==> v32: inputs <==
==> flow/design.v <==
`timescale 1ns/1ps
module SIMD(clk,rst,opcode,funct3,funct7,rd_data1,rd_data2,rd_data3,w_add,immed,instrc_add,wr_add,wr_data );
input clk;   
input rst;   
input [6:0] opcode;  
input [2:0] funct3;  
input [6:0] funct7;  
input [15:0] rd_data1;   
input [15:0] rd_data2;   
input [15:0] rd_data3;   
input [4:0] w_add;   
input [11:0] immed;  
output [6:0]instrc_add;
output [4:0] wr_add;     
output [15:0] wr_data;   
wire [1:0]mode;
reg [12:0]op;
wire [3:0]scr_r;
wire scr;
wire [2:0]op_r;
wire [1:0]mac_hl;
wire [15:0]sig_ex;
wire [6:0]n_instrc_add;
wire [1:0]alu_mode;
wire [12:0]alu_op;
wire alu_scr;
wire signed[15:0]source1;
wire [15:0]data2;
wire signed[15:0]source3;
wire [15:0]exsig_data;
wire signed[15:0]source2;
wire signed[7:0]source1_8_1;
wire signed[7:0]source1_8_2;
wire signed[7:0]source2_8_1;
wire signed[7:0]source2_8_2;
wire signed[7:0]source3_8_1;
wire signed[7:0]source3_8_2;
wire signed[3:0]source1_4_1;
wire signed[3:0]source1_4_2;
wire signed[3:0]source1_4_3;
wire signed[3:0]source1_4_4;
wire signed[3:0]source2_4_1;
wire signed[3:0]source2_4_2;
wire signed[3:0]source2_4_3;
wire signed[3:0]source2_4_4;
wire signed[3:0]source3_4_1;
wire signed[3:0]source3_4_2;
wire signed[3:0]source3_4_3;
wire signed[3:0]source3_4_4;
reg [15:0]result_reg;
reg [31:0]mul_reg;
reg[91:0] pip_reg;
reg [6:0] instrc_add;  
assign scr_r=opcode[3:0];
assign op_r=opcode[6:4];
assign mac_hl=funct7[1:0];
always @(posedge clk)
    begin
        if(!rst)
            instrc_add<=0;
        else
            instrc_add<=n_instrc_add;
    end
assign mode=(funct3==3'b001)? 2'b01:
            (funct3==3'b010)? 2'b10:
            (funct3==3'b100)? 2'b11:2'b00;
assign scr=(scr_r==4'b0011)? 1:0;
always @ (opcode or funct7 or mac_hl)
    begin
        case (opcode)
            7'b0111011:begin
                            case(funct7)
                                7'b0000000: op=13'b0000_0000_0000_1;  
                                7'b0100000: op=13'b0000_0000_0001_0;  
                                7'b1000001: op=13'b0000_0000_0010_0;  
                                7'b1000010: op=13'b0000_0000_0100_0;  
                                7'b0001000: op=13'b0000_0000_1000_0;  
                                7'b0010000: op=13'b0000_0001_0000_0;  
                                7'b0011000: op=13'b0000_0010_0000_0;  
                                7'b0110000: op=13'b0000_0100_0000_0;  
                                default:op=13'b0000_0000_0000_0;  
                            endcase
                        end
             7'b1001011:begin
                            case(mac_hl)
                                2'b01:op=13'b0000_1000_0000_0;  
                                2'b10:op=13'b0001_0000_0000_0;  
                                default:op=13'b0000_0000_0000_0;  
                            endcase
                        end
             7'b0100011:op=13'b0010_0000_0000_0;  
             7'b1100011:op=13'b0100_0000_0000_0;  
             7'b1010011:op=13'b1000_0000_0000_0;  
             default:op=13'b0000_0000_0000_0;  
        endcase                                   
    end
assign sig_ex={{4{immed[10]}},immed};
assign n_instrc_add=instrc_add+3'b100;
always @(posedge clk)
    begin
        if(!rst)
            pip_reg <=0;
        else
            begin
                pip_reg[1:0]<=mode;  
                pip_reg[14:2]<=op;  
                pip_reg[15]<=scr;  
                pip_reg[31:16]<= rd_data1;  
                pip_reg[47:32]<= rd_data2;  
                pip_reg[63:48]<= rd_data3;  
                pip_reg[68:64]<= w_add;  
                pip_reg[91:76]<= sig_ex; 
            end 
    end
assign alu_mode=pip_reg[1:0];
assign alu_op=pip_reg[14:2];
assign alu_scr=pip_reg[15];
assign source1=pip_reg[31:16];
assign data2=pip_reg[47:32];
assign source3=pip_reg[63:48];
assign wr_add=pip_reg[68:64];
assign exsig_data=pip_reg[91:76];
assign source2=(alu_scr==1'b0)? data2:exsig_data;
assign source1_8_1=source1[7:0];
assign source1_8_2=source1[15:8];
assign source2_8_1=source2[7:0];
assign source2_8_2=source2[15:8];
assign source3_8_1=source3[7:0];
assign source3_8_2=source3[15:8];
assign source1_4_1=source1[3:0];
assign source1_4_2=source1[7:4];
assign source1_4_3=source1[11:8];
assign source1_4_4=source1[15:12];
assign source2_4_1=source2[3:0];
assign source2_4_2=source2[7:4];
assign source2_4_3=source2[11:8];
assign source2_4_4=source2[15:12];
assign source3_4_1=source3[3:0];
assign source3_4_2=source3[7:4];
assign source3_4_3=source3[11:8];
assign source3_4_4=source3[15:12];
always @(alu_op or alu_mode or source1 or source2 or source3 or source1_8_1 or source1_8_2 or 
         source2_8_1 or source2_8_2 or source3_8_1 or source3_8_2 or source1_4_1 or source1_4_2 or
         source1_4_3 or source1_4_4 or source2_4_1 or source2_4_2 or source2_4_3 or source2_4_4 or
         source3_4_1 or source3_4_2 or source3_4_3 or source3_4_3 or source3_4_4)
    begin
        mul_reg=0;
        result_reg=0;
        case(alu_op)
           13'b0000_0000_0000_1:begin
                                    case(alu_mode)
                                        2'b01:result_reg=source1+source2;  
                                        2'b10:result_reg={source1_8_2+source2_8_2,source1_8_1+source2_8_1};  
                                        2'b11:result_reg={source1_4_4+source2_4_4,source1_4_3+source2_4_3,source1_4_2+source2_4_2,source1_4_1+source2_4_1};  
                                        default:result_reg=0;
                                    endcase
                                end
           13'b0000_0000_0001_0:begin
                                    case(alu_mode)
                                        2'b01:result_reg=source1-source2;  
                                        2'b10:result_reg={source1_8_2-source2_8_2,source1_8_1-source2_8_1};  
                                        2'b11:result_reg={source1_4_4-source2_4_4,source1_4_3-source2_4_3,source1_4_2-source2_4_2,source1_4_1-source2_4_1};  
                                        default:result_reg=0;                       
                                    endcase
                                end
           13'b0000_0000_0010_0:begin
                                    case(alu_mode)
                                        2'b01:begin
                                                mul_reg=source1*source2;  
                                                result_reg=mul_reg[15:0];  
                                              end
                                        2'b10:begin
                                                mul_reg[15:0]=source1_8_1*source2_8_1;  
                                                mul_reg[31:16]=source1_8_2*source2_8_2;
                                                result_reg={mul_reg[23:16],mul_reg[7:0]}; 
                                              end
                                        2'b11:begin
                                                mul_reg[7:0]=source1_4_1*source2_4_1;  
                                                mul_reg[15:8]=source1_4_2*source2_4_2;
                                                mul_reg[23:16]=source1_4_3*source2_4_3;
                                                mul_reg[31:24]=source1_4_4*source2_4_4;
                                                result_reg={mul_reg[27:24],mul_reg[19:16],mul_reg[11:8],mul_reg[3:0]}; 
                                              end
                                        default:begin
                                                    result_reg=0;
                                                    mul_reg=0;
                                                end
                                    endcase
                                end
           13'b0000_0000_0100_0:begin
                                    case(alu_mode)
                                        2'b01:begin 
                                                mul_reg=source1*source2;  
                                                result_reg=mul_reg[31:16];  
                                              end
                                        2'b10:begin
                                                mul_reg[15:0]=source1_8_1*source2_8_1;  
                                                mul_reg[31:16]=source1_8_2*source2_8_2;
                                                result_reg={mul_reg[31:24],mul_reg[15:8]}; 
                                              end
                                        2'b11:begin
                                                mul_reg[7:0]=source1_4_1*source2_4_1;  
                                                mul_reg[15:8]=source1_4_2*source2_4_2;
                                                mul_reg[23:16]=source1_4_3*source2_4_3;
                                                mul_reg[31:24]=source1_4_4*source2_4_4;
                                                result_reg={mul_reg[31:28],mul_reg[23:20],mul_reg[15:12],mul_reg[7:4]}; 
                                              end
                                        default:begin
                                                    result_reg=0;
                                                    mul_reg=0;
                                                end
                                    endcase
                                end
           13'b0000_0000_1000_0:result_reg=source1&source2;  
           13'b0000_0001_0000_0:result_reg=source1|source2;  
           13'b0000_0010_0000_0:result_reg=source1^source2;  
           13'b0000_0100_0000_0:result_reg=~source1;  
           13'b0000_1000_0000_0:begin
                                    case(alu_mode)
                                        2'b01:begin
                                                mul_reg=source1*source2+{{16{1'b0}},source3};  
                                                result_reg=mul_reg[15:0];  
                                              end
                                        2'b10:begin
                                                mul_reg[15:0]=source1_8_1*source2_8_1+{{8{1'b0}},source3_8_1};  
                                                mul_reg[31:16]=source1_8_2*source2_8_2+{{8{1'b0}},source3_8_2};
                                                result_reg={mul_reg[23:16],mul_reg[7:0]}; 
                                              end
                                        2'b11:begin
                                                mul_reg[7:0]=source1_4_1*source2_4_1+{{4{1'b0}},source3_4_1};  
                                                mul_reg[15:8]=source1_4_2*source2_4_2+{{4{1'b0}},source3_4_2};
                                                mul_reg[23:16]=source1_4_3*source2_4_3+{{4{1'b0}},source3_4_3};
                                                mul_reg[31:24]=source1_4_4*source2_4_4+{{4{1'b0}},source3_4_4};
                                                result_reg={mul_reg[27:24],mul_reg[19:16],mul_reg[11:8],mul_reg[3:0]}; 
                                              end
                                        default:begin
                                                    result_reg=0;
                                                    mul_reg=0;
                                                end
                                    endcase
                                end
           13'b0001_0000_0000_0:begin
                                    case(alu_mode)
                                        2'b01:begin
                                                mul_reg=source1*source2+{{16{1'b0}},source3};  
                                                result_reg=mul_reg[31:16];  
                                              end
                                        2'b10:begin
                                                mul_reg[15:0]=source1_8_1*source2_8_1+{{8{1'b0}},source3_8_1};  
                                                mul_reg[31:16]=source1_8_2*source2_8_2+{{8{1'b0}},source3_8_2};
                                                result_reg={mul_reg[31:24],mul_reg[15:8]}; 
                                              end
                                        2'b11:begin
                                                mul_reg[7:0]=source1_4_1*source2_4_1+{{4{1'b0}},source3_4_1};  
                                                mul_reg[15:8]=source1_4_2*source2_4_2+{{4{1'b0}},source3_4_2};
                                                mul_reg[23:16]=source1_4_3*source2_4_3+{{4{1'b0}},source3_4_3};
                                                mul_reg[31:24]=source1_4_4*source2_4_4+{{4{1'b0}},source3_4_4};
                                                result_reg={mul_reg[31:28],mul_reg[23:20],mul_reg[15:12],mul_reg[7:4]}; 
                                              end
                                        default:begin
                                                    result_reg=0;
                                                    mul_reg=0;
                                                end                                    
                                    endcase
                                end
           13'b0010_0000_0000_0:result_reg=(source1<<source2);  
           13'b0100_0000_0000_0:result_reg=(source1>>source2);  
           13'b1000_0000_0000_0:result_reg=(source1<<<source2);  
           default:result_reg=0;
        endcase
    end
assign wr_data=result_reg;
endmodule
==> flow/run.sh <==
#!/bin/bash
# the make line also repeats each setting of config.mk as NAME=value (left out here)
make -C /OpenROAD-flow-scripts/flow DESIGN_CONFIG=/design/flow/config.mk WORK_HOME=/design/flow/orfs CLKGATE_MAP_FILE= finish
==> flow/config.mk <==
export PLATFORM = sky130hd
export DESIGN_NAME = SIMD
export DESIGN_NICKNAME = SIMD
export VERILOG_FILES = /design/flow/design.v
export SDC_FILE = /design/flow/constraint.sdc
export NUM_CORES = 4
export LEC_CHECK = 0
export ABC_AREA = 1
export CAP_MARGIN = 20
export CORE_MARGIN = 2
export CORE_UTILIZATION = 58
export CTS_CLUSTER_DIAMETER = 188
export CTS_CLUSTER_SIZE = 100
export SLEW_MARGIN = 20
export TNS_END_PERCENT = 20
==> flow/constraint.sdc <==
create_clock -name core_clock -period 6.41 [get_ports {clk}]
set_input_delay 1.2820 -clock core_clock [delete_from_list [all_inputs] [get_ports {clk}]]
set_output_delay 1.2820 -clock core_clock [all_outputs]
set_load 0.01 [all_outputs]
==> inputs of v10, as changes to v32 <==
Settings changed: ABC_AREA 1 to default, CORE_UTILIZATION 58 to 32, CTS_CLUSTER_DIAMETER 188 to default, CTS_CLUSTER_SIZE 100 to default, TNS_END_PERCENT 20 to default.
==> flow/constraint.sdc (replaced) <==
create_clock -name core_clock -period 16.0 [get_ports {clk}]
set_input_delay 3.2000 -clock core_clock [delete_from_list [all_inputs] [get_ports {clk}]]
set_output_delay 3.2000 -clock core_clock [all_outputs]
set_load 0.01 [all_outputs]
==> inputs of v36, as changes to v32 <==
Settings changed: ABC_AREA 1 to default, CAP_MARGIN 20 to 40, CORE_UTILIZATION 58 to 72, CTS_CLUSTER_DIAMETER 188 to default, CTS_CLUSTER_SIZE 100 to default, MAX_ROUTING_LAYER from default to met4, PLACE_DENSITY_LB_ADDON from default to 0.25, TNS_END_PERCENT 20 to default.
==> flow/constraint.sdc (replaced) <==
create_clock -name core_clock -period 9.01 [get_ports {clk}]
set_input_delay 1.8020 -clock core_clock [delete_from_list [all_inputs] [get_ports {clk}]]
set_output_delay 1.8020 -clock core_clock [all_outputs]
set_load 0.01 [all_outputs]
==> results <==
|  | v36 | v32 | v10 |
|---|---|---|---|
| Share of power burned in the clock network | - | 6.5% | 9.5% |
| Final cycle utilization of the critical path | - | 133.1% | 83.09% |
| Share of synthesized cell area in full adder, half adder and majority cells | 51.05% | 48.63% | 51.05% |
| Vias after detailed routing | - | 37070 | 28419 |
| Top layer reached by signal wires | - | met5 | met5 |
| Worst setup slack after layout | - | -2.123 ns | 2.705 ns |
| DRC violation total after the first TritonRoute iteration | - | 4019 | 2909 |
| Clk slew on worst S/H paths | - | 0.08 ns | 0.08 ns |
| OpenROAD warning count | - | 76 | 71 |
| Heaviest power group | - | combinational logic | combinational logic |
| DRC violation count after routing | - | 0 | 0 |
| Chip Height | 218.4 um | 248.7 um | 325.5 um |
| Endpoint of the lowest-slack register-to-register path | - | instrc_add[6] | instrc_add[6] |
| Number of buffers outside the clock class in the layout | - | 999 | 180 |
| Run status | aborted with a tool error | failed layout checks | complete, no violations |
| Stage where the flow stopped | global routing (5_1_grt) | - | - |
| Violated checks | - | negative setup slack | - |
| Cell-internal power | - | 0.004282 W | 0.001048 W |
| Routed wire length | - | 146400 um | 129000 um |
| Worst VDD drop | - | 352.3 uV | 64.36 uV |
| Power per unit of standard cell area | - | 200.9 mW/mm^2 | 66.19 mW/mm^2 |
| Total routed wire length on the met1 layer | - | 51800 um | 52100 um |
| CP Depth | - | 29 | 24 |
| Largest contributor to cell area by class | - | multi-input combinational cells | multi-input combinational cells |
| TritonCTS clock tree | - | done | done |
| Share of the core filled by cells before placement | 72.90% | 58.73% | 32.38% |
| Total number of tap cells | - | 773 | 1368 |
Power is estimated from default activity; no workload was simulated.
